## run 1
==> flow/design.v <==
module matrix_mult
    (   input Clock,
        input reset,  
        input Enable,     
        input [71:0] A,
        input [71:0] B,
        output reg [71:0] C,
        output reg done      
    );
reg signed [7:0] matA [2:0][2:0];
reg signed [7:0] matB [2:0][2:0];
reg signed [7:0] matC [2:0][2:0];
integer i,j,k;   
reg first_cycle;     
reg end_of_mult;     
reg signed [15:0] temp;  
always @(posedge Clock or posedge reset)
begin
    if(reset == 1) begin     
        i = 0;
        j = 0;
        k = 0;
        temp = 0;
        first_cycle = 1;
        end_of_mult = 0;
        done = 0;
        for(i=0;i<=2;i=i+1) begin
            for(j=0;j<=2;j=j+1) begin
                matA[i][j] = 8'd0;
                matB[i][j] = 8'd0;
                matC[i][j] = 8'd0;
            end
        end
    end
    else begin   
        if(Enable == 1)      
            if(first_cycle == 1) begin      
                for(i=0;i<=2;i=i+1) begin
                    for(j=0;j<=2;j=j+1) begin
                        matA[i][j] = A[(i*3+j)*8+:8];
                        matB[i][j] = B[(i*3+j)*8+:8];
                        matC[i][j] = 8'd0;
                    end
                end
                first_cycle = 0;
                end_of_mult = 0;
                temp = 0;
                i = 0;
                j = 0;
                k = 0;
            end
            else if(end_of_mult == 0) begin      
                temp = matA[i][k]*matB[k][j];
                matC[i][j] = matC[i][j] + temp[7:0];     
                if(k == 2) begin
                    k = 0;
                    if(j == 2) begin
                        j = 0;
                        if (i == 2) begin
                            i = 0;
                            end_of_mult = 1;
                        end
                        else
                            i = i + 1;
                    end
                    else
                        j = j+1;
                end
                else
                    k = k+1;
            end
            else if(end_of_mult == 1) begin      
                for(i=0;i<=2;i=i+1) begin    
                    for(j=0;j<=2;j=j+1) begin     
                        C[(i*3+j)*8+:8] = matC[i][j];
                    end
                end
                done = 1;    
            end
    end
end
endmodule
module top(
    input clk,              
    input rst,              
    input cyc,              
    input stb,              
    input we,               
	input [3:0] wb_sel,     
    input [31:0] adr,       
    input [31:0] dat_mosi,  
    output reg [31:0] dat_miso,  
    output reg ack,             
    output reg err              
);
parameter A_OFFSET = 0;     
parameter B_OFFSET = 9;     
parameter C_OFFSET = 18;    
parameter MAT_SIZE = 9;     
parameter INT_WIDTH = 8;  
reg [71:0] A, B;
reg Enable;
reg reset_matrix;
wire [71:0] C;
wire done;
matrix_mult mm_inst(
    .Clock(clk),
    .reset(reset_matrix),
    .Enable(Enable),
    .A(A),
    .B(B),
    .C(C),
    .done(done)
);
always @(posedge clk or posedge rst) begin
    if (rst) begin
        dat_miso <= 32'b0;
        ack <= 0;
        err <= 0;
        reset_matrix <= 1;
        Enable <= 0;
        A <= 72'b0;
        B <= 72'b0;
    end else if (cyc && stb) begin
        ack <= 0;
        err <= 0;
        reset_matrix <= 0;
        if (we && wb_sel[0]) begin
            reset_matrix <= 1;
            if (adr < A_OFFSET+MAT_SIZE) begin
                A[((adr-A_OFFSET)*INT_WIDTH)+:INT_WIDTH] <= dat_mosi[7:0];
                ack <= 1;
            end else if (adr >=B_OFFSET && adr < B_OFFSET+MAT_SIZE) begin
                B[((adr-B_OFFSET)*INT_WIDTH)+:INT_WIDTH] <= dat_mosi[7:0];
                ack <= 1;
            end else begin
                err <= 1;
            end
        end else if (!we) begin
            if (adr >= C_OFFSET && adr < C_OFFSET+MAT_SIZE) begin
                Enable <= 1;
                if (done) begin
                    dat_miso[7:0] <= C[(adr-C_OFFSET)*INT_WIDTH+:INT_WIDTH];
                    ack <= 1;
                    Enable <= 0;
                end
            end else begin
                err <= 1;
            end
        end
    end else begin
        ack <= 0;
        err <= 0;
    end
end
endmodule
Settings: LEC_CHECK=0, CAP_MARGIN=20, CORE_MARGIN=2, CORE_UTILIZATION=72, CTS_CLUSTER_SIZE=42, PLACE_DENSITY_LB_ADDON=0.0, SETUP_SLACK_MARGIN=0.31, SLEW_MARGIN=20, TNS_END_PERCENT=55; clock period 5.03 ns.
run.sh (not shown) runs the stock make flow with config.mk's settings and CLKGATE_MAP_FILE=.
Completing all stages was not enough for run 1: its layout failed the final checks because of setup timing.
What run 2 does differently from run 1 at the input level:
Settings: a deleted PLACE_DENSITY_LB_ADDON that had been 0.0; a deleted CTS_CLUSTER_SIZE that had been 42; a change of CORE_UTILIZATION from 72 to 40; a change of SETUP_SLACK_MARGIN from 0.31 to 0.37; a deleted TNS_END_PERCENT that had been 55; a change of the clock period (ns, I/O delays scaled along) from 5.03 to 9.06.
[summary]
Summary of run 1 and run 2: one run falls short of a clean finish, namely run 1. The higher total setup buffers inserted after CTS of run 1 and run 2 is in run 1. Run 2: combined global-route utilization of all metal layers 19 points below run 1. Clock input transition at the sequential cells of the worst setup and hold paths delta (run 2 -> run 1): insignificant. Run 2 vs run 1: combined area of the multi-input logic cells down in run 2. Non-clock buffer count (run 2 vs. run 1) decreases by more than half.
Input-level comparison between run 3 and run 2:
Settings: removing SETUP_SLACK_MARGIN (formerly 0.37); changing CAP_MARGIN from 20 to 5; setting PLACE_DENSITY_LB_ADDON to 0.03 for the first time; changing the clock period (ns, I/O delays scaled along) from 9.06 to 10.0.
Findings:
Compared run 2 against run 3; design area within noise. Sequential share of layout area delta (run 2 -> run 3): insignificant. Re post-layout period usage of the worst path: run 3 is 1.1 points down on run 2. Compared to run 2, run 3 has total power draw 6.3% lower. Run 3: clock-buffer cell count 10% above run 2. Run 2 vs run 3, capturing element of the worst setup path: mm_inst.matC[2][7]$_DFFE_PP0P_ vs mm_inst.matC[6][7]$_DFFE_PP0P_.
> inputs changed (run 3 -> run 4)
Settings: PLACE_DENSITY_LB_ADDON removed (was 0.03); ABC_AREA newly set to 1; MIN_ROUTING_LAYER newly set to met2; CAP_MARGIN changed from 5 to 20; the clock period (ns, I/O delays scaled along) changed from 10.0 to 7.79.
Notes after the runs:
- Of run 4 and run 3, the run reporting the higher number of cell instances after yosys synthesis was run 4.
- Summary of the comparison: measured slew at the worst slew-check pin is higher in run 4, relative to run 3.
- Via count, run 4 vs run 3: up by more than 100%
- Taking run 3 over run 4, the first-pass GRT wire length ratio works out to 0.80.
- Comparing run 4 and run 3, final area is higher on run 4.


Starts from the design.v that is shown in full above.
Settings: LEC_CHECK=0, CAP_MARGIN=20, CORE_MARGIN=2, CORE_UTILIZATION=58, SETUP_SLACK_MARGIN=-0.7, SLEW_MARGIN=20; clock period 7.49 ns.
The first run finished but failed the layout checks on negative setup slack.
Then changed:
- CORE_UTILIZATION: 58 -> 72
- PLACE_DENSITY_LB_ADDON: default -> 0.0
- SETUP_SLACK_MARGIN: -0.7 -> 1.78
- clock period: 7.49 -> 5.98 ns (I/O delays scaled with it)
Result: The changed run reached the layout checks and failed them: negative setup slack. Power climbs by a quarter to a third. Design area climbs by a few percent. Cell count drops slightly. Sequential power climbs by a quarter to a third. Die size drops by about a fifth. Global-route usage climbs by 9.8 points.
Then changed:
- CORE_UTILIZATION: 72 -> 58
- PLACE_DENSITY_LB_ADDON: 0.0 -> default
- SETUP_SLACK_MARGIN: 1.78 -> 1.71
- clock period: 5.98 -> 8.5 ns (I/O delays scaled with it)
- With this change the flow passed the timing, design-rule and antenna checks
- register-to-register slack gains 2500 ps
- area after synthesis does not change
- fmax stays flat
- final area goes down by a few percent
Then changed:
- CORE_UTILIZATION: 58 -> 19
- SETUP_SLACK_MARGIN: 1.71 -> default
- clock period: 8.5 -> 9.06 ns (I/O delays scaled with it)
Effect: Via count shrinks by 1.5%; register-to-register slack got worse by 260 ps; clock skew shrinks by 4.6 ps; non-clock buffer count shrinks by 29; routed wire length grows by 1.3%; power shrinks by 2.5%; critical path depth grows by 3.
Then changed:
- ABC_AREA: default -> 0
- CORE_UTILIZATION: 19 -> 58
- MIN_ROUTING_LAYER: default -> met2
- PLACE_DENSITY: default -> 0.78
- clock period: 9.06 -> 6.55 ns (I/O delays scaled with it)
Outcome:
- This time the run finished with negative setup slack left
- setup slack is worse by 1900 ps
- routed wire length grows by 4.4%
- global-route usage grows by 33 points
- total power grows by 30%


## main
// top: RTL as listed in full above, without the edits since
clock: 10.0 ns
lec_check: 0
cap_margin: 5
cell_pad_in_sites_global_placement: 2
core_aspect_ratio: 0.96
core_margin: 2
core_utilization: 40
cts_cluster_size: 48
hold_slack_margin: -0.03
place_density_lb_addon: 0.03
slew_margin: 20
main ran to completion and came out clean on the timing, design-rule and antenna checks.
Here is what was changed in the inputs of the feature branch compared with main.
==> flow/config.mk <==
export PLATFORM = sky130hd
export DESIGN_NAME = top
export DESIGN_NICKNAME = top
export VERILOG_FILES = /design/flow/design.v
export SDC_FILE = /design/flow/constraint.sdc
export NUM_CORES = 4
export LEC_CHECK = 0
export CAP_MARGIN = 40
export CORE_ASPECT_RATIO = 0.89
export CORE_MARGIN = 2
export CORE_UTILIZATION = 72
export CTS_CLUSTER_SIZE = 15
export PLACE_DENSITY_LB_ADDON = 0.03
export SETUP_SLACK_MARGIN = 1.3
export SLEW_MARGIN = 20
==> flow/constraint.sdc <==
create_clock -name core_clock -period 5.03 [get_ports {clk}]
set_input_delay 1.0060 -clock core_clock [delete_from_list [all_inputs] [get_ports {clk}]]
set_output_delay 1.0060 -clock core_clock [all_outputs]
set_load 0.01 [all_outputs]
Results
Although the feature branch finished all stages, its layout failed final checks on negative setup slack. The clock transition at the registers of the reported paths number comes out higher for the feature branch vs main. The feature branch vs. main: maximum clock insertion buffer count level, highest cell delay on the worst timing path roughly the same, number of clock buffers in the layout went down, sum of buffers and inverters on the critical path went up, largest fanout on the critical path went down. The feature branch vs. main: die width fell 22%, setup slack decreased 3.58 ns.


Starts from the design.v that is shown in full above.
clock: 6.89 ns
lec_check: 0
abc_area: 0
cap_margin: 20
cell_pad_in_sites_global_placement: 3
core_margin: 2
core_utilization: 21
cts_cluster_diameter: 154
cts_cluster_size: 25
gpl_timing_driven: 0
min_routing_layer: met1
place_density: 0.78
slew_margin: 10
tns_end_percent: 75
The first run finished with setup timing left.
Edit:
==> flow/config.mk (replaced) <==
export PLATFORM = sky130hd
export DESIGN_NAME = top
export DESIGN_NICKNAME = top
export VERILOG_FILES = /design/flow/design.v
export SDC_FILE = /design/flow/constraint.sdc
export NUM_CORES = 4
export LEC_CHECK = 0
export CAP_MARGIN = 20
export CORE_MARGIN = 2
export CORE_UTILIZATION = 62
export SLEW_MARGIN = 20
==> flow/constraint.sdc (replaced) <==
create_clock -name core_clock -period 5.03 [get_ports {clk}]
set_input_delay 1.0060 -clock core_clock [delete_from_list [all_inputs] [get_ports {clk}]]
set_output_delay 1.0060 -clock core_clock [all_outputs]
set_load 0.01 [all_outputs]
The new run reached the layout checks and failed them: setup timing. Sequential power is higher by 37%. Wire length is lower by 9.3%. Cell count is lower by 24%. Clock skew is lower by 0.018 ns. Design area is higher by 1.5%. Via count is higher by 5.5%. Flip-flop count is unchanged. Area after synthesis is unchanged.
Edit:
--- a/flow/config.mk
+++ b/flow/config.mk
@@ -7,5 +7,11 @@
 export LEC_CHECK = 0
-export CAP_MARGIN = 20
+export ABC_AREA = 1
+export CAP_MARGIN = 40
+export CORE_ASPECT_RATIO = 0.89
 export CORE_MARGIN = 2
-export CORE_UTILIZATION = 62
+export CORE_UTILIZATION = 72
+export CTS_CLUSTER_DIAMETER = 372
+export CTS_CLUSTER_SIZE = 15
+export PLACE_DENSITY_LB_ADDON = 0.03
+export SETUP_SLACK_MARGIN = 0.03
 export SLEW_MARGIN = 20
After rerunning:
- The changed run completed, yet does not pass: setup timing
- synthesized area rose by roughly a tenth
- total power fell by a few percent
- clock skew rose by 0.026 ns
Edit:
==> flow/config.mk (replaced) <==
export PLATFORM = sky130hd
export DESIGN_NAME = top
export DESIGN_NICKNAME = top
export VERILOG_FILES = /design/flow/design.v
export SDC_FILE = /design/flow/constraint.sdc
export NUM_CORES = 4
export LEC_CHECK = 0
export CAP_MARGIN = 20
export CORE_MARGIN = 2
export CORE_UTILIZATION = 72
export CTS_CLUSTER_SIZE = 42
export HOLD_SLACK_MARGIN = -0.09
export PLACE_DENSITY_LB_ADDON = 0.0
export SETUP_SLACK_MARGIN = 1.46
export SLEW_MARGIN = 20
export TNS_END_PERCENT = 10
The new run produced a layout that fails on setup timing; critical path depth decreases by 20; sequential share of layout area increases by 3.4 points; design area decreases by 7.9%; total power increases by 5.5%; synthesized area decreases by 10%; wire length decreases by 33%; die area decreases by 9.9%; clock power increases by 19%; synthesized cell count decreases by 42%; non-clock buffer count decreases by 39; worst setup slack gains 0.10 ns.
Power figures rest on the tool's default switching activity, not on a simulated workload.
